==> inputs of sierra <==
==> flow/design.v <==
module rot_encoder
  #(parameter
    BAND_WIDTH = 32)
   (input logic                   sa,
    input logic                   sb,
    output logic [BAND_WIDTH-1:0] count,
    input logic                   clk,
    input logic                   rstn);
   logic [BAND_WIDTH-1:0]         count_r;
   logic [3:0]                    patern;
   logic [1:0]                    sa_q, sb_q;
   always_comb begin
      count  = count_r;
      patern = {sa_q[1], sb_q[1], sa_q[0], sb_q[0]};
   end
   always_ff @(posedge clk) begin
      if(!rstn) begin
         count_r <= 0;
         sa_q    <= 0;
         sb_q    <= 0;
      end
      else begin
         sa_q[1] <= sa_q[0];
         sb_q[1] <= sb_q[0];
         sa_q[0] <= sa;
         sb_q[0] <= sb;
         case(patern)
           4'b0010: count_r <= count_r + 1;
           4'b1011: count_r <= count_r + 1;
           4'b1101: count_r <= count_r + 1;
           4'b0100: count_r <= count_r + 1;
           4'b0001: count_r <= count_r - 1;
           4'b0111: count_r <= count_r - 1;
           4'b1110: count_r <= count_r - 1;
           4'b1000: count_r <= count_r - 1;
           default: count_r <= count_r;
         endcase
      end
   end
endmodule
module pwm_generator
  #(parameter
    BAND_WIDTH       = 32,
    PWM_PERIOD_CYCLE = 1000)
   (input logic [BAND_WIDTH-1:0] width,
    output logic                 pwm,
    input logic                  clk,
    input logic                  rstn);
   logic [BAND_WIDTH-1:0]        count_r;
   always_comb begin
      pwm = (count_r < width) ? 1 : 0;
   end
   always_ff @(posedge clk) begin
      if(!rstn) begin
         count_r <= 0;
      end
      else if(count_r < PWM_PERIOD_CYCLE) begin
         count_r <= count_r + 1;
      end
      else begin
         count_r <= 0;
      end
   end
endmodule
module p_controller
  #(parameter
    BAND_WIDTH         = 32,
    CLK_FREQ           = 100_000_000,
    ONE_ROTATION_PULSE = 630,  
    SAMPLING_RATE      = 100,  
    localparam
    PI_FIXED           = 804,  
    RESOLUTION         = 2 * PI_FIXED * SAMPLING_RATE / ONE_ROTATION_PULSE,
    UPDATE_INTERVAL    = CLK_FREQ / SAMPLING_RATE)
   (input  logic [31:0]           target_rot_v,
    input  logic [31:0]           p_gain,
    input  logic [31:0]           rot_cnt,
    output logic [BAND_WIDTH-1:0] pulse_width,
    input  logic                  clk,
    input  logic                  rstn);
   typedef enum logic [1:0] {STT_GET_ERROR,
                             STT_CALC_TERM,
                             STT_CALC_PULSE,
                             STT_WAIT} p_statetype;
   p_statetype  p_state;
   logic [31:0] cnt_r;
   logic        update_flag;
   logic [31:0] rot_cnt_r;
   logic signed [BAND_WIDTH*2-1:0] pulse_width_r, pulse_width_w;
   logic signed [BAND_WIDTH*2-1:0] rotate_samp_cnt_r;
   logic signed [BAND_WIDTH*2-1:0] error_w;
   logic signed [BAND_WIDTH*2-1:0] error_r, p_error_r;
   logic signed [BAND_WIDTH*2-1:0] p_term_r;
   logic signed [BAND_WIDTH*2-1:0] p_term_w;
   logic [31:0] p_gain_r;
   always_comb begin
      update_flag   = (cnt_r == UPDATE_INTERVAL) ? 1 : 0;
      error_w       = $signed(target_rot_v) - (rotate_samp_cnt_r * $signed(RESOLUTION));
      p_term_w      = ($signed(p_gain_r) * error_r);
      pulse_width_w = pulse_width_r + p_term_r;
      pulse_width   = pulse_width_r;
   end
   always_ff @(posedge clk) begin
      if(!rstn) begin
         p_state           <= STT_WAIT;
         cnt_r             <= 0;
         pulse_width_r     <= 0;
         rotate_samp_cnt_r <= 0;
         rot_cnt_r         <= 0;
         error_r           <= 0;
         p_error_r         <= 0;
         p_term_r          <= 0;
      end
      else begin
         p_gain_r <= p_gain;
         if(update_flag) begin
            cnt_r <= 0;
         end
         else begin
            cnt_r <= cnt_r + 1;
         end
         case(p_state)
           STT_GET_ERROR: begin
              p_error_r <= error_r;
              error_r   <= error_w;
              p_state <= STT_CALC_TERM;
           end
           STT_CALC_TERM: begin
              p_term_r <= p_term_w >>> 16;
              p_state  <= STT_CALC_PULSE;
           end
           STT_CALC_PULSE: begin
              pulse_width_r <= (target_rot_v != 0) ? pulse_width_w : 0;
              p_state       <= STT_WAIT;
           end
           STT_WAIT: begin
              if(update_flag) begin
                 rotate_samp_cnt_r <= $signed(rot_cnt) - $signed(rot_cnt_r);
                 rot_cnt_r         <= rot_cnt;
                 p_state           <= STT_GET_ERROR;
              end
           end
         endcase
      end
   end
endmodule
module motor_ctrl
  #(parameter
    CLK_FREQ = 100_000,
    localparam
    BAND_WIDTH         = 32,
    ONE_ROTATION_PULSE = 630,  
    SAMPLING_RATE      = 100,  
    PWM_PERIOD         = 40,   
    PWM_PERIOD_CYCLE   = (CLK_FREQ / 100_000) * PWM_PERIOD)
   (output logic                  pwm,
    output logic                  dir,
    output logic [BAND_WIDTH-1:0] pulse_width,
    output logic [BAND_WIDTH-1:0] rot_cnt,
    input  logic [31:0]           target_rot_v,
    input  logic [31:0]           p_gain,
    input  logic                  sa,
    input  logic                  sb,
    input  logic                  clk,
    input  logic                  rstn);
   logic [BAND_WIDTH-1:0] pwm_pulse_width;
   pwm_generator #(.BAND_WIDTH(BAND_WIDTH),
                   .PWM_PERIOD_CYCLE(PWM_PERIOD_CYCLE))
   pwm_gen_inst(.width(pwm_pulse_width),
                .pwm(pwm),
                .clk(clk),
                .rstn(rstn));
   rot_encoder #(.BAND_WIDTH(BAND_WIDTH))
   rot_encoder_inst(.sa(sa),
                    .sb(sb),
                    .count(rot_cnt),
                    .clk(clk),
                    .rstn(rstn));
   p_controller #(.BAND_WIDTH(BAND_WIDTH),
                  .CLK_FREQ(CLK_FREQ),
                  .ONE_ROTATION_PULSE(ONE_ROTATION_PULSE),
                  .SAMPLING_RATE(SAMPLING_RATE))
   p_ctrl_inst(.target_rot_v(target_rot_v),
               .p_gain(p_gain),
               .rot_cnt(rot_cnt),
               .pulse_width(pulse_width),
               .clk(clk),
               .rstn(rstn));
   always_comb begin
      dir             = pulse_width[31:31] ? 1'b1 : 1'b0;
      pwm_pulse_width = pulse_width[31:31] ? ~pulse_width : pulse_width;
   end
endmodule
==> flow/run.sh <==
#!/bin/bash
# the make line also repeats each setting of config.mk as NAME=value (left out here)
make -C /OpenROAD-flow-scripts/flow DESIGN_CONFIG=/design/flow/config.mk WORK_HOME=/design/flow/orfs CLKGATE_MAP_FILE= finish
==> flow/config.mk <==
export PLATFORM = sky130hd
export DESIGN_NAME = motor_ctrl
export DESIGN_NICKNAME = motor_ctrl
export VERILOG_FILES = /design/flow/design.v
export SDC_FILE = /design/flow/constraint.sdc
export NUM_CORES = 4
export LEC_CHECK = 0
export CAP_MARGIN = 10
export CELL_PAD_IN_SITES_DETAIL_PLACEMENT = 0
export CELL_PAD_IN_SITES_GLOBAL_PLACEMENT = 3
export CORE_ASPECT_RATIO = 0.55
export CORE_MARGIN = 2
export CORE_UTILIZATION = 69
export CTS_CLUSTER_DIAMETER = 81
export CTS_CLUSTER_SIZE = 65
export GPL_ROUTABILITY_DRIVEN = 0
export GPL_TIMING_DRIVEN = 0
export MIN_ROUTING_LAYER = met1
export PLACE_DENSITY_LB_ADDON = 0.14
export SETUP_SLACK_MARGIN = 2.18
export SLEW_MARGIN = 20
export TNS_END_PERCENT = 35
==> flow/constraint.sdc <==
create_clock -name core_clock -period 12.6 [get_ports {clk}]
set_input_delay 2.5200 -clock core_clock [delete_from_list [all_inputs] [get_ports {clk}]]
set_output_delay 2.5200 -clock core_clock [all_outputs]
set_load 0.01 [all_outputs]
==> inputs of garnet, as changes to sierra <==
Settings changed: CAP_MARGIN 10 to 0, CELL_PAD_IN_SITES_DETAIL_PLACEMENT 0 to default, CELL_PAD_IN_SITES_GLOBAL_PLACEMENT 3 to default, CORE_ASPECT_RATIO 0.55 to default, CORE_UTILIZATION 69 to 72, CTS_CLUSTER_DIAMETER 81 to 98, CTS_CLUSTER_SIZE 65 to default, GPL_ROUTABILITY_DRIVEN 0 to default, GPL_TIMING_DRIVEN 0 to default, MAX_ROUTING_LAYER from default to met4, MIN_ROUTING_LAYER met1 to default, PLACE_DENSITY from default to 0.6, PLACE_DENSITY_LB_ADDON 0.14 to default, SETUP_SLACK_MARGIN 2.18 to default, TNS_END_PERCENT 35 to default.
==> flow/constraint.sdc (replaced) <==
create_clock -name core_clock -period 6.69 [get_ports {clk}]
set_input_delay 1.3380 -clock core_clock [delete_from_list [all_inputs] [get_ports {clk}]]
set_output_delay 1.3380 -clock core_clock [all_outputs]
set_load 0.01 [all_outputs]
==> impl_metrics.ini <==
; physical design summary
[outcome]
outcome = complete, but fails checks
check.faults = negative setup slack

[worst_setup_path]
startpoint = p_ctrl_inst.p_gain_r[0]$_DFFE_PP_

[floorplan]
fp.dieH_um = 279.0
die-area_um2 = 77850
die_x_um = 279.0
fp_util = 0.7291
design.core.area_um2 = 74700
rows = 100

[timing]
setup_violations = 31
setup_ws_ns = -0.8432
the above is filed under garnet

==> impl_metrics.ini <==
; yosys + openroad results
[outcome]
outcome = did not finish
haltStage = 3_1_place_gp_skip_io
stop_error = [ERROR FLW-0024] Place density exceeds 1.0 (current PLACE_DENSITY_LB_ADDON =  0.14). Please check if the value of  PLACE_DENSITY_LB_ADDON is between 0 and 0.99.

[floorplan]
fp.dieH_um = 212.4
fp_util = 0.6967
die_x_um = 382.8
the above is filed under sierra

